Design milestone1, start of the top module:
module milestone1 (
	input logic CLOCK_50_I,                    
	input logic resetn,
	input  logic            M1_en,
	output  logic            M1_end,
	output logic   [17:0]   SRAM_address,
	input  logic   [15:0]   SRAM_read_data,
	output logic   [15:0]   SRAM_write_data,
	output logic            SRAM_we_n
);
Size in the first run: roughly 610 flip-flops, ~55 I/O pins, ~63000 um2 of cells after synthesis.
Settings: LEC_CHECK=0, CAP_MARGIN=30, CORE_MARGIN=2, CORE_UTILIZATION=70, CTS_CLUSTER_DIAMETER=56, CTS_CLUSTER_SIZE=41, HOLD_SLACK_MARGIN=0.29, SETUP_SLACK_MARGIN=2.47, SLEW_MARGIN=20; clock period 9.07 ns.
run.sh (not shown) runs the stock make flow with config.mk's settings and CLKGATE_MAP_FILE=.
The first run died in 5_1_grt.
Change:
- CAP_MARGIN: 30 -> 20
- CORE_UTILIZATION: 70 -> 65
- CTS_CLUSTER_DIAMETER: 56 -> default
- CTS_CLUSTER_SIZE: 41 -> default
- HOLD_SLACK_MARGIN: 0.29 -> default
- SETUP_SLACK_MARGIN: 2.47 -> default
- clock period: 9.07 -> 10.1 ns (I/O delays scaled with it)
The changed run ran to the end with no violations.
Area after synthesis is unchanged.
Die area grows by 7.6%.
Synthesized cell count stays the same.
Change:
- CAP_MARGIN: 20 -> 15
- MAX_ROUTING_LAYER: default -> met4
- clock period: 10.1 -> 8.44 ns (I/O delays scaled with it)
Now the flow aborted during 5_1_grt.
Area after synthesis does not change.
Die area is unchanged.
Synthesized cell count stays the same.

* * *

## yarrow
Starting RTL as in the previous note.
clock: 6.55 ns
lec_check: 0
cap_margin: 20
core_margin: 2
core_utilization: 68
cts_cluster_diameter: 235
cts_cluster_size: 41
hold_slack_margin: 0.29
max_routing_layer: met4
place_density_lb_addon: 0.02
setup_slack_margin: 0.21
slew_margin: 20
As the logs show, yarrow stopped at global routing (5_1_grt) after a tool error, so it never reached the end of the flow.
## Diff of input files: indigo against yarrow
- SETUP_SLACK_MARGIN no longer set, was 0.21
- MAX_ROUTING_LAYER no longer set, was met4
- CTS_CLUSTER_SIZE no longer set, was 41
- HOLD_SLACK_MARGIN no longer set, was 0.29
- CORE_UTILIZATION now 29, was 68
- CTS_CLUSTER_DIAMETER no longer set, was 235
- PLACE_DENSITY_LB_ADDON no longer set, was 0.02
- the clock period (ns, I/O delays scaled along) now 12.5, was 6.55
Notes after the runs:
Of yarrow and indigo, just one finished clean: indigo.
Flow for yarrow halted at global routing (5_1_grt), error code GRT-0232.
Delta (indigo minus yarrow): number of levels the H-tree was split into climbed 2; post-synthesis register bit count closely matched the old numbers.
In the reports for yarrow and indigo, the larger overall die width belongs to indigo.
The cell area after placement in indigo is 0.857 times that in yarrow.
Against yarrow, full die area in indigo rose by more than 100%.

* * *

alpha:
milestone1 again, from the RTL that the note above started with.
clock: 13.6 ns
lec_check: 0
abc_area: 0
cap_margin: 20
core_aspect_ratio: 1.64
core_margin: 2
core_utilization: 40
cts_cluster_diameter: 221
gpl_timing_driven: 1
max_routing_layer: met5
min_routing_layer: met2
slew_margin: 15
tns_end_percent: 45
| alpha | all stages done | FAIL | DRC |
--- input diff alpha..beta ---
- removing CTS_CLUSTER_DIAMETER (formerly 221)
- removing CORE_ASPECT_RATIO (formerly 1.64)
- removing MAX_ROUTING_LAYER (formerly met5)
- removing TNS_END_PERCENT (formerly 45)
- removing GPL_TIMING_DRIVEN (formerly 1)
- removing ABC_AREA (formerly 0)
- removing MIN_ROUTING_LAYER (formerly met2)
- changing SLEW_MARGIN from 15 to 20
- changing the clock period (ns, I/O delays scaled along) from 13.6 to 13.0
==> results <==
- Of alpha and beta, just one finished clean: beta.
- Layout checks on alpha: not met. Flow itself completed; violations: DRC.
- beta reports its top layer used by detailed routing as met4 while alpha reports met5.
- alpha and beta ended up with nearly the same cell count.
- beta and alpha ended up with roughly the same number of instances in the placed design.
- Per the comparison of beta with alpha, utilization up 0.24 points, global-route usage now smaller, clock latency at the later pin of the worst-skew pair shows a reduction of 40 ps, minimum period implied by the final worst setup slack decreased 530 ps.
- For beta, the end point of the critical path was G0[31]$_DFFE_PN0P_, unlike alpha, where it was G1[29]$_DFFE_PN0P_.
Modified inputs, gamma compared to beta
- ABC_AREA newly set to 1
- CTS_CLUSTER_DIAMETER newly set to 185
Notes after the runs:
- gamma ended with every stage complete and zero timing, DRC or antenna violations.
- [compare] base=beta new=gamma: worst hold slack went up 9.5 ps; final instance count without filler cells went up 24%; post-placement worst setup slack went up 520 ps.
- Compared to beta, gamma has count of clock buffers in the final design 13% higher.
- Delta (gamma minus beta): post-detailed-routing wire length increased by about 17% relative to the old numbers; routability congestion estimate went up 0.029; worst setup slack higher; number of nets in the layout picked up an extra 2098.
- Delta(minimum period implied by the final worst setup slack, gamma - beta) < 0
Inputs modified between gamma and delta:
- CTS_CLUSTER_DIAMETER removed (was 185)
- HOLD_SLACK_MARGIN newly set to 0.28
- TNS_END_PERCENT newly set to 5
- MAX_ROUTING_LAYER newly set to met4
- GPL_ROUTABILITY_DRIVEN newly set to 0
- CAP_MARGIN changed from 20 to 30
- CORE_ASPECT_RATIO newly set to 0.89
- CORE_MARGIN changed from 2 to 4
- GPL_TIMING_DRIVEN newly set to 0
- CORE_UTILIZATION changed from 40 to 38
Results
Taking gamma as the reference, in delta worst path setup slack after routing shrank by 790 ps, final worst hold slack shows a reduction of 20 ps, signed area change from the synthesized netlist to the final layout now larger, share of the clock period used by the worst path after layout rose 6.0 points.
Taking gamma as the reference, in delta number of clock-tree buffers in the layout fell by 10, first-pass GRT wire length has increased.
The library cell contributing the largest single delay on the critical path comes out sky130_fd_sc_hd__fa_1 in one run and sky130_fd_sc_hd__xor2_1 in the other, namely in gamma and delta respectively.
